==> inputs of run a <==
// decode
module decode(
	clk		,
	rst_n		,
	data_in	,
	data_out	
	);
	input clk;
	input rst_n;
	input [1:0] data_in;	 
	output reg data_out;
	wire [1:0] dis_00,dis_01,dis_10,dis_11;
	wire [31:0] add_1,add_2,add_3,add_4,add_5,add_6,add_7,add_8;
	reg [9:0]	path_s0,path_s1,path_s2,path_s3;   
	reg [31:0]	dis_s0,dis_s1,dis_s2,dis_s3;
	reg [19:0]count_clear;
	assign dis_00=data_in[1]+data_in[0];
	assign dis_01=data_in[1]+(data_in[0]^1'b1);
	assign dis_10=(data_in[1]^1'b1)+data_in[0];
	assign dis_11=(data_in[1]^1'b1)+(data_in[0]^1'b1);
	always @(posedge clk or negedge rst_n)
		if (rst_n==1'b0)
			count_clear<=20'b0;
		else if (count_clear>=20'd50000)
			count_clear<=20'b0;
		else
			count_clear<=count_clear+1'b1;
	assign add_1=dis_00+dis_s0;  
	assign add_2=dis_11+dis_s2;
	always @(posedge clk or negedge rst_n)
	begin
		if (rst_n==1'b0) 
			begin
				path_s0=10'b0;
				dis_s0=32'b0;
			end
		else if (count_clear==20'd50000)
			begin
				path_s0=10'b0;
				dis_s0=32'b0;
			end
		else if (add_1<=add_2)
			begin
				path_s0<={path_s0[8:0],1'b0};
				dis_s0<=add_1;
			end
		else 
			begin
				path_s0<={path_s2[8:0],1'b0};
				dis_s0<=add_2;
			end
	end
	assign add_3=dis_11+dis_s0;
	assign add_4=dis_00+dis_s2;
	always @(posedge clk or negedge rst_n)
	begin
		if (rst_n==1'b0) 
			begin
				path_s1=10'b0;
				dis_s1=32'b0;
			end
		else if (count_clear==20'd50000)
			begin
				path_s1=10'b0;
				dis_s1=32'b0;
			end
		else if (add_3<=add_4)
			begin
				path_s1<={path_s0[8:0],1'b1};
				dis_s1<=add_3;
			end
		else 
			begin
				path_s1<={path_s2[8:0],1'b1};
				dis_s1<=add_4;
			end
	end
	assign add_5=dis_01+dis_s1;
	assign add_6=dis_10+dis_s3;
	always @(posedge clk or negedge rst_n)
	begin
		if (rst_n==1'b0)
			begin
				path_s2=10'b0;
				dis_s2=32'b0;
			end
		else if (count_clear==20'd50000)
			begin
				path_s2=10'b0;
				dis_s2=32'b0;
			end
		else if (add_5<=add_6)
			begin
				path_s2<={path_s1[8:0],1'b0};
				dis_s2<=add_5;
			end
		else 
			begin
				path_s2<={path_s3[8:0],1'b0};
				dis_s2<=add_6;
			end
	end
	assign add_7=dis_10+dis_s1;
	assign add_8=dis_01+dis_s3;
	always @(posedge clk or negedge rst_n)
	begin
		if (rst_n==1'b0)
			begin
				path_s3=10'b0;
				dis_s3=32'b0;
			end
		else if (count_clear==20'd50000)
			begin
  ...
==> flow/config.mk <==
export PLATFORM = sky130hd
export DESIGN_NAME = decode
export DESIGN_NICKNAME = decode
export VERILOG_FILES = /design/flow/design.v
export SDC_FILE = /design/flow/constraint.sdc
export NUM_CORES = 4
export LEC_CHECK = 0
export ABC_AREA = 0
export CAP_MARGIN = 20
export CORE_MARGIN = 2
export CORE_UTILIZATION = 72
export HOLD_SLACK_MARGIN = -0.08
export PLACE_DENSITY = 0.67
export SLEW_MARGIN = 20
export TNS_END_PERCENT = 5
==> flow/constraint.sdc <==
create_clock -name core_clock -period 4.77 [get_ports {clk}]
set_input_delay 0.9540 -clock core_clock [delete_from_list [all_inputs] [get_ports {clk}]]
set_output_delay 0.9540 -clock core_clock [all_outputs]
set_load 0.01 [all_outputs]
run.sh (not shown) runs the stock make flow with config.mk's settings and CLKGATE_MAP_FILE=.
==> inputs of run b, as changes to run a <==
Settings changed: ABC_AREA 0 to unset, CORE_UTILIZATION 72 to 66, HOLD_SLACK_MARGIN -0.08 to unset, PLACE_DENSITY 0.67 to 0.6, TNS_END_PERCENT 5 to unset.
==> flow/constraint.sdc (replaced) <==
create_clock -name core_clock -period 4.84 [get_ports {clk}]
set_input_delay 0.9680 -clock core_clock [delete_from_list [all_inputs] [get_ports {clk}]]
set_output_delay 0.9680 -clock core_clock [all_outputs]
set_load 0.01 [all_outputs]
==> inputs of run c, as changes to run a <==
Settings changed: ABC_AREA 0 to unset, CORE_UTILIZATION 72 to 65, CTS_CLUSTER_SIZE set to 50, HOLD_SLACK_MARGIN -0.08 to 0.29, PLACE_DENSITY 0.67 to 0.6, SETUP_SLACK_MARGIN set to 1.11, TNS_END_PERCENT 5 to unset.
==> flow/constraint.sdc (replaced) <==
create_clock -name core_clock -period 4.33 [get_ports {clk}]
set_input_delay 0.8660 -clock core_clock [delete_from_list [all_inputs] [get_ports {clk}]]
set_output_delay 0.8660 -clock core_clock [all_outputs]
set_load 0.01 [all_outputs]
==> flow_summary.yaml <==
# physical design summary
run_status:
  run_status: "aborted with a tool error"
  stop_stage: "global routing"
  flow.first_error: "[ERROR GRT-0232] Routing congestion too high. Check the congestion heatmap in the GUI."
grt:
  groute.layer.met2.usage_pct: 136
  track_usage_pct: 104
clock_network:
  post_cts.repair.setup_buffers: 12
placed_design:
  post_dp_hpwl_um: 56200
  dp.cells: 2979
  routability_cong: 1.09
floorplanning:
  fp_util_pct: 72.6
# the run above: run a

==> flow_summary.yaml <==
# yosys + openroad results
run_status:
  so.violations: "setup timing"
  run_status: "failed layout checks"
sta:
  fin_crit_sh_pct: 104
  finish_stage_setup_viols: 53
  layout_setup_ws_ps: -213
grt:
  grt-busiest-layer: "met2"
  track_usage_pct: 50.4
placed_design:
  dp.cells: 3013
  post_dp_hpwl_um: 56500
clock_network:
  post_cts.repair.setup_buffers: 28
floorplanning:
  fp_util_pct: 67.2
power_and_ir_drop:
  vdd_drop_max_v: 0.000668
min_path:
  worst_hold_path_type: "flip-flop to flip-flop"
# the run above: run b

==> flow_summary.yaml <==
# physical design summary
run_status:
  run_status: "aborted with a tool error"
  stop_stage: "global routing"
  flow.first_error: "[ERROR GRT-0116] Global routing finished with congestion. Check the congestion regions in the DRC Viewer."
placed_design:
  post_dp_hpwl_um: 56100
  dp.cells: 3078
grt:
  groute.layer.met2.usage_pct: 92.2
  remaining_global_route_overflow: 43
  track_usage_pct: 71.8
clock_network:
  post_cts.repair.setup_buffers: 70
  clock_path_buffers: 2
floorplanning:
  fp_util_pct: 65.8
# the run above: run c

